Setup of north:
// manager
module manager(
input clk,rst,rstk,sw,
input [0:0]next,
input [3:0]n,
input [2:0]mode,
input [9:0]moneyget,
input [9:0]timeget,
input swm,
input [0:0]nextt,
output reg[9:0]initial_money,
output reg [9:0]per_money,
output reg[9:0]num_of_park,
output reg[9:0]initial_vipmoney,
output reg [9:0]averagetime,
output reg[63:0]show
    );  
    reg nextti;
integer sumofcar;
reg [9:0]totaltime; 
reg [9:0]totalmoney;  
parameter set=3'b000;   
parameter ok=3'b001; 
parameter fail=3'b010;
parameter simoney=3'b011; 
parameter spmoney=3'b100; 
parameter snopark=3'b101;
parameter svmoney=3'b110;
parameter satime=3'b111;
parameter set_initial_money=3'b001;  
parameter set_per_money=3'b010;  
parameter set_initial_vipmoney=3'b011;  
parameter empty_park=3'b100;  
parameter set_park=3'b101;  
parameter show_money=3'b110;   
parameter zero = 8'b11000000;  
parameter one = 8'b11111001;   
parameter two = 8'b10100100;   
parameter three = 8'b10110000;
parameter four = 8'b10011001;  
parameter five = 8'b10010010;  
parameter six = 8'b10000010;   
parameter seven = 8'b11111000; 
parameter eight = 8'b10000000; 
parameter nine = 8'b10010000;  
parameter _A = 8'b10001000;    
parameter _B = 8'b10000011;    
parameter _C = 8'b11000110;    
parameter _D = 8'b10100001;    
parameter _E = 8'b10000110;    
parameter _F = 8'b10001110;    
parameter _G = 8'b11000010;    
parameter _H = 8'b10001001;    
parameter _I = 8'b11110000;    
parameter _J = 8'b11110001;    
parameter _K = 8'b10001010;    
parameter _L = 8'b11000111;    
parameter _M = 8'b11001000;    
parameter _N = 8'b10101011;    
parameter _O = 8'b10100011;    
parameter _P = 8'b10001100;    
parameter _Q = 8'b10011000;    
  ...
Size: about 10000 cells after synthesis, roughly 150 I/O pins, roughly 66000 µm² of cells after synthesis.
Settings: LEC_CHECK=0, ABC_AREA=1, CAP_MARGIN=5, CORE_MARGIN=2, CORE_UTILIZATION=65, SLEW_MARGIN=20, TNS_END_PERCENT=5; clock period 60.2 ns.
run.sh (not shown) runs the stock make flow with config.mk's settings and CLKGATE_MAP_FILE=.
north: it failed during global routing, and the tool reported GRT-0232.
For south, these inputs were changed with respect to north:
diff --git a/flow/config.mk b/flow/config.mk
--- a/flow/config.mk
+++ b/flow/config.mk
@@ -8,5 +8,5 @@
 export ABC_AREA = 1
-export CAP_MARGIN = 5
+export CAP_MARGIN = 20
 export CORE_MARGIN = 2
-export CORE_UTILIZATION = 65
+export CORE_UTILIZATION = 58
 export SLEW_MARGIN = 20
==> flow/constraint.sdc <==
create_clock -name core_clock -period 60.6 [get_ports {clk}]
set_input_delay 12.1200 -clock core_clock [delete_from_list [all_inputs] [get_ports {clk}]]
set_output_delay 12.1200 -clock core_clock [all_outputs]
set_load 0.01 [all_outputs]
==> results <==
Final checks on south, whose flow otherwise completed, came back failing, citing setup timing.
Compared with north, south shows floorplan core area higher by 11000 µm².
south vs north, area of the die went up by about 12%.
north has lower post-placement cell area than south.
Floorplan core density came out lower on south than on north.

========
manager again, from the RTL that the note above started with.
// manager
module manager(
input clk,rst,rstk,sw,
input [0:0]next,
input [3:0]n,
input [2:0]mode,
input [9:0]moneyget,
input [9:0]timeget,
input swm,
input [0:0]nextt,
output reg[9:0]initial_money,
output reg [9:0]per_money,
output reg[9:0]num_of_park,
output reg[9:0]initial_vipmoney,
output reg [9:0]averagetime,
output reg[63:0]show
    );  
    reg nextti;
integer sumofcar;
reg [9:0]totaltime; 
reg [9:0]totalmoney;  
parameter set=3'b000;   
parameter ok=3'b001; 
parameter fail=3'b010;
parameter simoney=3'b011; 
parameter spmoney=3'b100; 
parameter snopark=3'b101;
parameter svmoney=3'b110;
parameter satime=3'b111;
parameter set_initial_money=3'b001;  
parameter set_per_money=3'b010;  
parameter set_initial_vipmoney=3'b011;  
parameter empty_park=3'b100;  
parameter set_park=3'b101;  
parameter show_money=3'b110;   
parameter zero = 8'b11000000;  
parameter one = 8'b11111001;   
parameter two = 8'b10100100;   
parameter three = 8'b10110000;
parameter four = 8'b10011001;  
parameter five = 8'b10010010;  
parameter six = 8'b10000010;   
parameter seven = 8'b11111000; 
parameter eight = 8'b10000000; 
parameter nine = 8'b10010000;  
parameter _A = 8'b10001000;    
parameter _B = 8'b10000011;    
parameter _C = 8'b11000110;    
parameter _D = 8'b10100001;    
parameter _E = 8'b10000110;    
parameter _F = 8'b10001110;    
parameter _G = 8'b11000010;    
parameter _H = 8'b10001001;    
parameter _I = 8'b11110000;    
parameter _J = 8'b11110001;    
parameter _K = 8'b10001010;    
parameter _L = 8'b11000111;    
parameter _M = 8'b11001000;    
  ...
Settings: LEC_CHECK=0, CAP_MARGIN=20, CELL_PAD_IN_SITES_GLOBAL_PLACEMENT=2, CORE_MARGIN=2, CORE_UTILIZATION=72, CTS_CLUSTER_DIAMETER=227, CTS_CLUSTER_SIZE=83, GPL_ROUTABILITY_DRIVEN=0, GPL_TIMING_DRIVEN=1, MAX_ROUTING_LAYER=met5, MIN_ROUTING_LAYER=met1, PLACE_DENSITY=0.65, SLEW_MARGIN=20; clock period 109.0 ns.
The baseline stopped in 3_1_place_gp_skip_io on GPL-0301.
Change:
- CELL_PAD_IN_SITES_GLOBAL_PLACEMENT: 2 -> 0
- CORE_UTILIZATION: 72 -> 66
- CTS_CLUSTER_SIZE: 83 -> default
- GPL_ROUTABILITY_DRIVEN: 0 -> 1
- PLACE_DENSITY: 0.65 -> default
- SETUP_SLACK_MARGIN: default -> 2.35
- clock period: 109.0 -> 82.5 ns (I/O delays scaled with it)
=>
- This time the run ran to the end with no violations
- die area came out higher by a little under a tenth
- area after synthesis is unchanged
- synthesized cell count is unchanged

========
manager again, from the RTL that the note above started with.
Settings: LEC_CHECK=0, CAP_MARGIN=5, CELL_PAD_IN_SITES_GLOBAL_PLACEMENT=0, CORE_MARGIN=2, CORE_UTILIZATION=19, CTS_CLUSTER_DIAMETER=227, GPL_ROUTABILITY_DRIVEN=0, GPL_TIMING_DRIVEN=1, HOLD_SLACK_MARGIN=0.06, MAX_ROUTING_LAYER=met4, MIN_ROUTING_LAYER=met1, PLACE_DENSITY=0.9, SETUP_SLACK_MARGIN=2.35, SLEW_MARGIN=20; clock period 170.0 ns.
The first run went through all stages and came out clean.
Edit:
ABC_AREA = 1   (was not set)
CAP_MARGIN = 15   (was 5)
CORE_UTILIZATION = 70   (was 19)
GPL_ROUTABILITY_DRIVEN = 1   (was 0)
HOLD_SLACK_MARGIN = not set   (was 0.06)
PLACE_DENSITY = not set   (was 0.9)
TNS_END_PERCENT = 5   (was not set)
clock period = 58.3 ns   (was 170.0 ns; I/O delays follow)
The new run stopped in global routing on GRT-0232.
Die area fell by 73%.
Synthesized cell count went up by 12%.
Synthesized area goes down by 3.2%.
Edit:
ABC_AREA = 0   (was 1)
CAP_MARGIN = 20   (was 15)
CELL_PAD_IN_SITES_GLOBAL_PLACEMENT = not set   (was 0)
CORE_UTILIZATION = 65   (was 70)
CTS_CLUSTER_DIAMETER = not set   (was 227)
GPL_ROUTABILITY_DRIVEN = not set   (was 1)
GPL_TIMING_DRIVEN = not set   (was 1)
MAX_ROUTING_LAYER = not set   (was met4)
MIN_ROUTING_LAYER = not set   (was met1)
SETUP_SLACK_MARGIN = not set   (was 2.35)
clock period = 61.0 ns   (was 58.3 ns; I/O delays follow)
Result:
- The new run reached the layout checks and failed them: negative setup slack
- area after synthesis went up by 3.3%
- synthesized cell count went down by 11%
- die area is higher by 11%
Edit:
ABC_AREA = 1   (was 0)
CORE_UTILIZATION = 67   (was 65)
PLACE_DENSITY = 0.37   (was not set)
TNS_END_PERCENT = not set   (was 5)
clock period = 138.0 ns   (was 61.0 ns; I/O delays follow)
After rerunning: Now the flow completed with no timing, DRC or antenna violations; synthesized cell count climbs by roughly a tenth; non-clock buffer count drops by 1781; via count drops by about a fifth; global-route usage drops by 9.2 points; die size drops by a few percent; wire length drops by a quarter to a third; fmax drops by about a fifth; core utilization drops by 12 points; clock skew drops by 0.026 ns.
Edit:
ABC_AREA = not set   (was 1)
CORE_UTILIZATION = 50   (was 67)
CTS_CLUSTER_DIAMETER = 393   (was not set)
PLACE_DENSITY = not set   (was 0.37)
TNS_END_PERCENT = 100   (was not set)
clock period = 98.4 ns   (was 138.0 ns; I/O delays follow)
Result: Clock-buffer cell count rose by 8; design area rose by 4.0%; first-iteration DRC count rose by 27%; setup slack got worse by 46 ns; die size rose by 38%; sequential share of layout area fell by 0.38 points; clock skew rose by 0.016 ns; via count rose by 0.80%; wire length rose by 20%; synthesized area rose by 3.3%.
Edit:
CORE_UTILIZATION = 39   (was 50)
CTS_CLUSTER_DIAMETER = not set   (was 393)
TNS_END_PERCENT = not set   (was 100)
clock period = 95.2 ns   (was 98.4 ns; I/O delays follow)
The changed run passed the timing, DRC and antenna checks.
Wire length is higher by about 0.5%.
Final area is higher by about 1%.
Cell count is higher by 4.8%.
Die size is higher by about 28%.
Clock-buffer cell count is lower by 4.
Clock skew hardly moves.
Worst hold slack degrades by 0.0082 ns.

========
Starting RTL as in the previous note.
Settings: LEC_CHECK=0, CAP_MARGIN=15, CELL_PAD_IN_SITES_GLOBAL_PLACEMENT=0, CORE_MARGIN=2, CORE_UTILIZATION=65, CTS_CLUSTER_DIAMETER=227, GPL_ROUTABILITY_DRIVEN=1, GPL_TIMING_DRIVEN=1, MAX_ROUTING_LAYER=met4, MIN_ROUTING_LAYER=met1, SETUP_SLACK_MARGIN=2.35, SLEW_MARGIN=20; clock period 68.2 ns.
The first run finished with negative setup slack left.
==> next run, changes <==
==> flow/config.mk (replaced) <==
export PLATFORM = sky130hd
export DESIGN_NAME = manager
export DESIGN_NICKNAME = manager
export VERILOG_FILES = /design/flow/design.v
export SDC_FILE = /design/flow/constraint.sdc
export NUM_CORES = 4
export LEC_CHECK = 0
export CAP_MARGIN = 20
export CORE_MARGIN = 2
export CORE_UTILIZATION = 58
export SLEW_MARGIN = 20
==> flow/constraint.sdc (replaced) <==
create_clock -name core_clock -period 80.1 [get_ports {clk}]
set_input_delay 16.0200 -clock core_clock [delete_from_list [all_inputs] [get_ports {clk}]]
set_output_delay 16.0200 -clock core_clock [all_outputs]
set_load 0.01 [all_outputs]
The changed run finished clean.
Core utilization is lower by 16 points.
Register-to-register slack is better by 8.8 ns.
Count of clock-buffer cells in the layout is higher by 1.
Worst setup slack is better by 8.8 ns.
Die area is higher by roughly a tenth.

========
manager again, from the RTL that the note above started with.
==> flow/design.v (excerpt) <==
module manager(
input clk,rst,rstk,sw,
input [0:0]next,
input [3:0]n,
input [2:0]mode,
input [9:0]moneyget,
input [9:0]timeget,
input swm,
input [0:0]nextt,
output reg[9:0]initial_money,
output reg [9:0]per_money,
output reg[9:0]num_of_park,
output reg[9:0]initial_vipmoney,
output reg [9:0]averagetime,
output reg[63:0]show
    );  
    reg nextti;
integer sumofcar;
reg [9:0]totaltime; 
reg [9:0]totalmoney;  
parameter set=3'b000;   
parameter ok=3'b001; 
parameter fail=3'b010;
parameter simoney=3'b011; 
parameter spmoney=3'b100; 
parameter snopark=3'b101;
parameter svmoney=3'b110;
parameter satime=3'b111;
parameter set_initial_money=3'b001;  
parameter set_per_money=3'b010;  
parameter set_initial_vipmoney=3'b011;  
parameter empty_park=3'b100;  
parameter set_park=3'b101;  
parameter show_money=3'b110;   
parameter zero = 8'b11000000;  
parameter one = 8'b11111001;   
parameter two = 8'b10100100;   
parameter three = 8'b10110000;
parameter four = 8'b10011001;  
parameter five = 8'b10010010;  
parameter six = 8'b10000010;   
parameter seven = 8'b11111000; 
parameter eight = 8'b10000000; 
parameter nine = 8'b10010000;  
parameter _A = 8'b10001000;    
parameter _B = 8'b10000011;    
parameter _C = 8'b11000110;    
parameter _D = 8'b10100001;    
parameter _E = 8'b10000110;    
parameter _F = 8'b10001110;    
parameter _G = 8'b11000010;    
parameter _H = 8'b10001001;    
parameter _I = 8'b11110000;    
parameter _J = 8'b11110001;    
parameter _K = 8'b10001010;    
parameter _L = 8'b11000111;    
parameter _M = 8'b11001000;    
parameter _N = 8'b10101011;    
parameter _O = 8'b10100011;    
  ...
Settings: LEC_CHECK=0, CAP_MARGIN=10, CELL_PAD_IN_SITES_GLOBAL_PLACEMENT=1, CORE_ASPECT_RATIO=0.5, CORE_MARGIN=9, CORE_UTILIZATION=60, CTS_CLUSTER_DIAMETER=74, GPL_ROUTABILITY_DRIVEN=0, GPL_TIMING_DRIVEN=1, MAX_ROUTING_LAYER=met5, MIN_ROUTING_LAYER=met1, PLACE_DENSITY_LB_ADDON=0.13, SETUP_SLACK_MARGIN=2.35, SLEW_MARGIN=20, TNS_END_PERCENT=70; clock period 170.0 ns.
The first run ran to the end with no violations.
Next try:
CAP_MARGIN = 20   (was 10)
CELL_PAD_IN_SITES_GLOBAL_PLACEMENT = 2   (was 1)
CORE_ASPECT_RATIO = unset   (was 0.5)
CORE_MARGIN = 2   (was 9)
CORE_UTILIZATION = 72   (was 60)
CTS_CLUSTER_DIAMETER = 227   (was 74)
PLACE_DENSITY = 0.95   (was unset)
PLACE_DENSITY_LB_ADDON = unset   (was 0.13)
SETUP_SLACK_MARGIN = unset   (was 2.35)
TNS_END_PERCENT = unset   (was 70)
clock period = 109.0 ns   (was 170.0 ns; I/O delays follow)
With this change the flow died in 3_1_place_gp_skip_io.
Area after synthesis stays the same.
Synthesized cell count stays the same.
Die area decreases by 23%.
Next try:
CORE_ASPECT_RATIO = 0.5   (was unset)
CORE_MARGIN = 9   (was 2)
CORE_UTILIZATION = 49   (was 72)
CTS_CLUSTER_DIAMETER = 74   (was 227)
PLACE_DENSITY = unset   (was 0.95)
PLACE_DENSITY_LB_ADDON = 0.13   (was unset)
SETUP_SLACK_MARGIN = 2.35   (was unset)
clock period = 170.0 ns   (was 109.0 ns; I/O delays follow)
What happened: This time the run completed without violations. Die area rises by 58%. Synthesized area is unchanged. Synthesized cell count does not change.

========
manager again, from the RTL that the note above started with.
==> flow/design.v (excerpt) <==
module manager(
input clk,rst,rstk,sw,
input [0:0]next,
input [3:0]n,
input [2:0]mode,
input [9:0]moneyget,
input [9:0]timeget,
input swm,
input [0:0]nextt,
output reg[9:0]initial_money,
output reg [9:0]per_money,
output reg[9:0]num_of_park,
output reg[9:0]initial_vipmoney,
output reg [9:0]averagetime,
output reg[63:0]show
    );
Settings: LEC_CHECK=0, CAP_MARGIN=10, CELL_PAD_IN_SITES_GLOBAL_PLACEMENT=2, CORE_ASPECT_RATIO=0.5, CORE_MARGIN=9, CORE_UTILIZATION=51, CTS_CLUSTER_DIAMETER=74, GPL_ROUTABILITY_DRIVEN=0, GPL_TIMING_DRIVEN=1, MAX_ROUTING_LAYER=met5, MIN_ROUTING_LAYER=met1, PLACE_DENSITY_LB_ADDON=0.13, SETUP_SLACK_MARGIN=2.35, SLEW_MARGIN=20, TNS_END_PERCENT=70; clock period 170.0 ns.
The first run produced a clean layout.
Rerun with:
CAP_MARGIN = 20   (was 10)
CELL_PAD_IN_SITES_GLOBAL_PLACEMENT = not set   (was 2)
CORE_ASPECT_RATIO = not set   (was 0.5)
CORE_MARGIN = 2   (was 9)
CORE_UTILIZATION = 40   (was 51)
CTS_CLUSTER_DIAMETER = not set   (was 74)
GPL_ROUTABILITY_DRIVEN = not set   (was 0)
GPL_TIMING_DRIVEN = not set   (was 1)
MAX_ROUTING_LAYER = not set   (was met5)
MIN_ROUTING_LAYER = not set   (was met1)
PLACE_DENSITY_LB_ADDON = not set   (was 0.13)
SETUP_SLACK_MARGIN = not set   (was 2.35)
TNS_END_PERCENT = not set   (was 70)
clock period = 95.2 ns   (was 170.0 ns; I/O delays follow)
After rerunning: The new run produced a clean layout. Setup slack degrades by 70000 ps. Fmax grows by 5.4%. Via count grows by 1.4%. Die size grows by 17%. Final area grows by 0.96%. Synthesized area stays the same. Count of clock-buffer cells in the layout shrinks by 6. First-iteration DRC count grows by 12%.
